==> run C: inputs <==
==> flow/design.v <==
`timescale 1ns / 1ps
 module PWM(
    input clk,
	 input rst,
	 input  wire   [2:0] ctr,
	 output reg 	pwm_left_out,				 
	 output reg    pwm_right_out,           
	 output reg [3:0] ctr_dir_out       
    );
	 reg  [19:0]  countleft; 
	 reg  [19:0]  countright; 
	 reg [19:0]left;
	 reg [19:0]right;
	 always@(posedge clk)
	 if(rst)
		begin
		left<=20'h0;
		right<=20'h0;
		ctr_dir_out<=4'b0000;
		end
	 else
	 casex(ctr)
		3'b000:                   
			begin
			left<=20'h24a;
			right<=20'h24a;
			ctr_dir_out<=4'b0101;
			end
		3'b110:                      
			begin
			left<=20'h24a;
			right<=20'h75;
			ctr_dir_out<=4'b0101;
			end
		3'b111:                      
			begin
			left<=20'h24a;
			right<=20'h111;
			ctr_dir_out<=4'b0101; 
			end
		3'b101:                      
			begin
			left<=20'h75;
			right<=20'h24a;
			ctr_dir_out<=4'b0101;
			end
		3'b100:                      
			begin
			left<=20'h111;
			right<=20'h24a;
			ctr_dir_out<=4'b0101;
			end
		3'b011:                      
			begin
			left<=20'h298;
			right<=20'h298;
			ctr_dir_out<=4'b1010;
			end
		3'b010:                      
			begin
			left<=20'h298;
			right<=20'h298;
			ctr_dir_out<=4'b0101;
			end
		3'b001:                      
			begin
			left<=20'h187;
			right<=20'h187;
			ctr_dir_out<=4'b0000;
			end
		endcase
	always@(posedge clk)
		if(rst)
			begin
			countleft=20'b0;
			pwm_left_out=0;
			end
		else
		begin
			countleft=countleft+1;
			if(countleft<=left)
				begin
				pwm_left_out=1;
				end
			else begin
			pwm_left_out=0;
			end
			if(countleft>=20'h30d)
			begin
			countleft=0;
			end
		end
	always@(posedge clk)
		if(rst)
			begin
			countright=20'b0;
			pwm_right_out=0;
			end
		else
		begin
			countright=countright+1;
			if(countright<=right)
				begin
				pwm_right_out=1;
				end
			else begin
			pwm_right_out=0;
			end
			if(countright>=20'h30d)
			begin
			countright=0;
			end
		end
endmodule
`timescale 1ns / 1ps
module HongWai(
	 input clk,
	 input rst,
    output reg [2:0]ctr,
	 input wire [1:0]hwsignal,
	 output reg [1:0]leds_hw
    );
	 always@(posedge clk)                  
    begin
	 if(rst)
		leds_hw<=2'b00;
	 else
	 leds_hw<=hwsignal;
	 end
	 always@(posedge clk)
		if(rst)
			ctr<=3'b000;
		else
		casex(hwsignal)
		2'b00:
			begin
			ctr<=3'b000;
			end
		2'b10:
			begin
			ctr<=3'b101;       
			end
		2'b01:
			begin
			ctr<=3'b110;
			end
		2'b11:
			begin
			ctr<=3'b000;
			end
		endcase
endmodule
`timescale 1ns / 1ps
module ChaoShengBo(
	 input clk,
	 input rst,
	 output reg [2:0]ctr,
	 output reg En_o,
	 output reg En_negedge_o,
	 output reg Trig,
	 input wire Echo,
	 input wire [1:0]hwsignal,
	output reg En_tag
    );
	 reg [23:0]count;           
	 reg [23:0]timecount;       
	 reg [23:0]keep_obstacle_time;
	 reg [23:0]keep_no_obstacle_time;     
	 reg En;                     
	 reg [31:0]turnleft_count;      
	 reg [1:0]temp;
	 reg [1:0]Echo_temp;
	 reg En_negedge;
	 reg tag;
	 reg [31:0]tag_count;      
	 reg [31:0]count_total; 
	 reg count_tag;
	 always@(posedge clk)
	 if(rst)
	 begin
	 count=24'b0;
	 Trig=1'b0;
	 end
	 else
	 begin
	 count=count+1;
	 if(count>=24'h1312d)       
		begin
		Trig=1'b1;
		end
	if(count==24'h13136)           
		begin
		Trig=1'b0;
		count=24'b0;
		end
	 end
	 always@(posedge clk)
	 if(rst)
		begin
		timecount=24'b0;
		keep_obstacle_time<=24'b0;
		En=0;
		keep_no_obstacle_time=24'b0;
		turnleft_count=32'b0;
		temp<=2'b0;
		Echo_temp<=2'b0;
		En_negedge=0;
		ctr<=3'b000;
		En_tag=0;
		tag=0;
		tag_count=0;
		count_total=0;
		count_tag=0;
		En_o<=0;
		En_negedge_o<=0;
		end
	 else
	 begin
	 keep_obstacle_time<=timecount;
	 if(Echo)
		begin
		timecount=timecount+1;
		end
	  Echo_temp[0]<=Echo;
	  Echo_temp[1]<=Echo_temp[0]; 
	  if((Echo_temp==2'b10)&&(keep_obstacle_time>=24'h1e84))
	  begin
	  timecount=24'b0;
	  En=0;
	  end
	  if((keep_obstacle_time<=24'h6b7)&&(keep_obstacle_time>=24'h4e)&&(Echo_temp==2'b10))
		begin
		timecount=24'b0;
		En=1;
		ctr<=3'b111;
		end
	 temp[0]<=En;
	 temp[1]<=temp[0];
	 if(temp==2'b10)
	 begin
	 En_negedge=1;
	 tag=1;
	 count_tag=1;
	 end
	 if(count_tag==1)
	 begin
	 count_total=count_total+1;
	 end
	 if(En_negedge&(turnleft_count<=32'h1443fd)&(turnleft_count>32'h8583b))
	 begin
	 turnleft_count=turnleft_count+1;
	  ctr<=3'b100;
	 end
	 if(En_negedge&(turnleft_count<=32'h8583b))
	 begin
	 turnleft_count=turnleft_count+1;
	  ctr<=3'b000;
	 end
	  if(En_negedge&(turnleft_count<=32'h1a39de)&(turnleft_count>32'h1443fd))
	 begin
	 turnleft_count=turnleft_count+1;
	  ctr<=3'b111;
	 end
	 if(turnleft_count>=32'h1a39de)
	 begin
	 En_negedge=0;
	 turnleft_count=32'b0;
	 end
	 if(tag==1&((hwsignal==2'b10)|(hwsignal==2'b00)))
	 begin
	 En_tag=1;
	 tag_count=tag_count+1;
	 ctr<=3'b110;
	 end
	 if(tag_count>=32'h5f5e1)
	 begin
	 En_tag=0;
	 tag_count=0;
	 tag=0;
	 count_total=0;
	 count_tag=0;
	 end
	 if(count_total>=32'h5f5e10)
	 begin
	 En_tag=0;
	 tag_count=0;
	 tag=0;
	 count_total=0;
	 count_tag=0;
	 end
	 En_o<=En;
	 En_negedge_o<=En_negedge;
	 end
endmodule
`timescale 1ns / 1ps
module Bluetooth(
    input clk,
	 input rst,
	 input Rx,
	 output Tx,
	 output reg [7:0] seg_data,
	 output [7:0] seg_slect,
	 output reg bl_En,
	 output reg [2:0] bl_ctr
    );
	 reg EnRead;
	 reg [19:0]fp;
	 reg [16:0]seg_fp;
	 reg seg_fp_clk;
	 reg [7:0]data;
	 reg [7:0]seg_data_r;
	 reg bl_En_r;
	 reg [2:0]bl_ctr_r;
	 assign seg_slect=8'hfe;
	 assign Tx=1'b0;
	 always@(posedge clk)
	 if(rst)
	 begin
	 EnRead=0;
	 fp=20'h0;
	 data=8'hfe;
	 seg_fp=17'h0;
	 seg_fp_clk=0;
	 seg_data_r=8'h0;
	 bl_En_r=0;
	 bl_ctr_r=3'b001;
	 seg_data<=8'h0;
	 bl_En<=0;
	 bl_ctr<=3'b001;
	 end
	 else
	 begin
		if(Rx==0)
			begin
				EnRead=1;
			end
		if(EnRead)
			begin
				fp=fp+1;
			end
		case(fp)
		20'h7a:
			begin
				data[0]=Rx;
			end
		20'hcb:
			begin
				data[1]=Rx;
			end
		20'h11d:
			begin
				data[2]=Rx;
			end
		20'h16e:
			begin
				data[3]=Rx;
			end
		20'h1c0:
			begin
				data[4]=Rx;
			end
		20'h211:
			begin
				data[5]=Rx;
			end	
		20'h262:
			begin
				data[6]=Rx;
			end
		20'h2b4:
			begin
				data[7]=Rx;
			end
		20'h305:               
			begin
				EnRead=0;
				fp=20'h0;
			end
		endcase
	 seg_fp=seg_fp+1;
	 if(seg_fp==17'h1fff)
		begin
		seg_fp_clk=0;
		end
		if(seg_fp==17'h3d09)
		begin
		if(seg_fp_clk==0)
		case(data)
	  8'h0:
		begin
		seg_data_r=8'b11000000;
		bl_ctr_r=3'b010;                  
		end
	  8'h1:
		begin
		seg_data_r=8'b11111001;
		bl_ctr_r=3'b111;                  
		end
	  8'h2:
		begin
		seg_data_r=8'b10100100;
		bl_ctr_r=3'b011;                  
		end
	  8'h3:
		begin
		seg_data_r=8'b10110000;
		bl_ctr_r=3'b100;                  
		end
	  8'h4:
		begin
		seg_data_r=8'b10011001;
		bl_ctr_r=3'b001;                 
		end
	  8'h5:
		begin
		seg_data_r=8'b10010010;
		bl_En_r=1;                       
		end
	  8'h6:
		begin
		seg_data_r=8'b10000010;
		bl_En_r=0;                        
		end
	  8'h7:
		begin
		seg_data_r=8'b00000111;
		end
	  8'h8:
		begin
		seg_data_r=8'b01111111;
		end
	  8'h9:
		begin
		seg_data_r=8'b01101111;
		end
	 8'hff:
		begin
		seg_data_r=8'b01110110;
		end
	 8'hfe:
		begin
		seg_data_r=8'b10001100;
		end
	  endcase
		seg_fp_clk=1;
		end
	 seg_data<=seg_data_r;
	 bl_En<=bl_En_r;
	 bl_ctr<=bl_ctr_r;
	 end
endmodule
`timescale 1ns / 1ps
module Top(
	input  clk,
	input  rst,
	output pwm_left_out,
	output pwm_right_out,
	output [3:0] ctr_dir_out,
	output [2:0] led,
	input  [1:0]hwsignal,
	output [1:0]leds_hw,
	output wire [2:0] led_pwm_ctr,
	output Trig,
	input Echo,
	output En_tag,
	output csb_En_negedge,
	input Rx,
	output Tx,
	output [7:0] data,
	output [7:0] seg_slect
    );
	wire [2:0]hw_ctr;
	wire [2:0]ctr;
	wire [2:0]bl_ctr;
	wire csb_En;                    
	wire bl_En;
	wire [2:0]csb_ctr;
	wire [2:0]middctr;
	PWM pwm(.clk(clk),
				.rst(rst),
				.ctr(ctr),
				.pwm_left_out(pwm_left_out),
				.pwm_right_out(pwm_right_out),
				.ctr_dir_out(ctr_dir_out));
	HongWai hw(.clk(clk),
					.rst(rst),
					.ctr(hw_ctr),
					.hwsignal(hwsignal),
					.leds_hw(leds_hw));
	ChaoShengBo csb(.clk(clk),
					.rst(rst),
					.ctr(csb_ctr),
					.En_o(csb_En),
					.En_negedge_o(csb_En_negedge),
					.Trig(Trig),
					.Echo(Echo),
					.hwsignal(hwsignal),
					.En_tag(En_tag)
					);
	Bluetooth bt(.clk(clk),
					.rst(rst),
					.Rx(Rx),
					.Tx(Tx),
					.seg_data(data),
					.seg_slect(seg_slect),
					.bl_ctr(bl_ctr),
					.bl_En(bl_En));
		assign middctr=(csb_En|csb_En_negedge)?csb_ctr:hw_ctr;
		assign ctr=bl_En?bl_ctr:middctr;
		assign led_pwm_ctr=csb_ctr;
		assign led=ctr;
endmodule
==> flow/run.sh <==
#!/bin/bash
# the make line also repeats each setting of config.mk as NAME=value (left out here)
make -C /OpenROAD-flow-scripts/flow DESIGN_CONFIG=/design/flow/config.mk WORK_HOME=/design/flow/orfs CLKGATE_MAP_FILE= finish
==> flow/config.mk <==
export PLATFORM = sky130hd
export DESIGN_NAME = Top
export DESIGN_NICKNAME = Top
export VERILOG_FILES = /design/flow/design.v
export SDC_FILE = /design/flow/constraint.sdc
export NUM_CORES = 4
export LEC_CHECK = 0
export ABC_AREA = 1
export CAP_MARGIN = 20
export CORE_ASPECT_RATIO = 1.04
export CORE_MARGIN = 8
export CORE_UTILIZATION = 49
export CTS_CLUSTER_SIZE = 50
export GPL_ROUTABILITY_DRIVEN = 0
export GPL_TIMING_DRIVEN = 1
export HOLD_SLACK_MARGIN = 0.03
export PLACE_DENSITY_LB_ADDON = 0.1
export SETUP_SLACK_MARGIN = -0.3
export SLEW_MARGIN = 20
export TNS_END_PERCENT = 80
==> flow/constraint.sdc <==
create_clock -name core_clock -period 4.95 [get_ports {clk}]
set_input_delay 0.9900 -clock core_clock [delete_from_list [all_inputs] [get_ports {clk}]]
set_output_delay 0.9900 -clock core_clock [all_outputs]
set_load 0.01 [all_outputs]
==> inputs of run F, as changes to run C <==
ABC_AREA = not set   (was 1)
CORE_ASPECT_RATIO = not set   (was 1.04)
CORE_MARGIN = 2   (was 8)
CORE_UTILIZATION = 66   (was 49)
CTS_CLUSTER_SIZE = not set   (was 50)
GPL_ROUTABILITY_DRIVEN = not set   (was 0)
GPL_TIMING_DRIVEN = not set   (was 1)
HOLD_SLACK_MARGIN = not set   (was 0.03)
PLACE_DENSITY_LB_ADDON = not set   (was 0.1)
SETUP_SLACK_MARGIN = 1.51   (was -0.3)
TNS_END_PERCENT = not set   (was 80)
==> flow/constraint.sdc (replaced) <==
create_clock -name core_clock -period 5.79 [get_ports {clk}]
set_input_delay 1.1580 -clock core_clock [delete_from_list [all_inputs] [get_ports {clk}]]
set_output_delay 1.1580 -clock core_clock [all_outputs]
set_load 0.01 [all_outputs]
==> inputs of run D, as changes to run C <==
CORE_ASPECT_RATIO = not set   (was 1.04)
CORE_MARGIN = 2   (was 8)
CORE_UTILIZATION = 72   (was 49)
CTS_CLUSTER_DIAMETER = 379   (was not set)
CTS_CLUSTER_SIZE = 15   (was 50)
GPL_ROUTABILITY_DRIVEN = not set   (was 0)
GPL_TIMING_DRIVEN = not set   (was 1)
HOLD_SLACK_MARGIN = 0.3   (was 0.03)
PLACE_DENSITY_LB_ADDON = 0.07   (was 0.1)
SETUP_SLACK_MARGIN = 1.43   (was -0.3)
SLEW_MARGIN = 5   (was 20)
TNS_END_PERCENT = not set   (was 80)
==> flow/constraint.sdc (replaced) <==
create_clock -name core_clock -period 4.99 [get_ports {clk}]
set_input_delay 0.9980 -clock core_clock [delete_from_list [all_inputs] [get_ports {clk}]]
set_output_delay 0.9980 -clock core_clock [all_outputs]
set_load 0.01 [all_outputs]
==> results.py <==
# Synthesis and PnR figures
metrics = {
    "worst_setup_path": {
        "worstPathArrival_ps": 5480,
    },
    "sta": {
        "holdWs_ps": 449,
        "rsz0062_at_grt": "yes",
        "setup_viol": 22,
        "setup_slack_ps": -104,
        "hold_viol_final": 0,
    },
    "placement": {
        "hpwlAfterDp_um": 30700,
    },
    "clocking": {
        "cts_buffers": 35,
    },
    "outcome": {
        "status": "failed layout checks",
        "check.faults": "setup timing",
    },
    "global_route": {
        "grt_max_degree": 77,
        "grt_util_all_layers": 0.194,
    },
}
[end of results for run C]
==> results.py <==
# Physical implementation metrics
metrics = {
    "synth": {
        "topCombFamilyByArea": "simple AND/OR/NAND/NOR gates",
        "synth_flops": 304,
        "ys_seq_frac": 0.365,
        "ff_type": "dfxtp_1",
        "synth-edff-count": 0,
        "common_cells": "nand2_1, nor2_1, inv_1",
    },
    "outcome": {
        "haltStage": "global routing (5_1_grt)",
        "error": "[ERROR GRT-0232] Routing congestion too high. Check the congestion heatmap in the GUI.",
        "status": "did not finish",
    },
    "global_route": {
        "grt_util_all_layers": 0.998,
        "grt_use_met1": 0.861,
        "met3_usage": 0.691,
    },
    "clocking": {
        "hold_buffers": 0,
        "cts_buffers": 24,
        "cts-resized-gates": 209,
        "clock_sinks": 304,
    },
    "placement": {
        "portBuffers": 30,
        "hpwlAfterDp_um": 31400,
    },
    "die": {
        "fp_util": 0.735,
    },
}
[end of results for run D]
==> results.py <==
# Synthesis and PnR figures
metrics = {
    "outcome": {
        "status": "failed layout checks",
        "check.faults": "setup timing",
    },
    "placement": {
        "hpwlAfterDp_um": 30500,
    },
    "sta": {
        "setup_viol": 25,
        "rsz0062_at_grt": "yes",
        "holdWs_ps": 459,
        "setup_slack_ps": -907,
    },
    "global_route": {
        "grt_util_all_layers": 0.365,
    },
    "worst_setup_path": {
        "worstPathArrival_ps": 7120,
    },
    "cells_and_area": {
        "num-clock-buffers": 47,
    },
}
[end of results for run F]
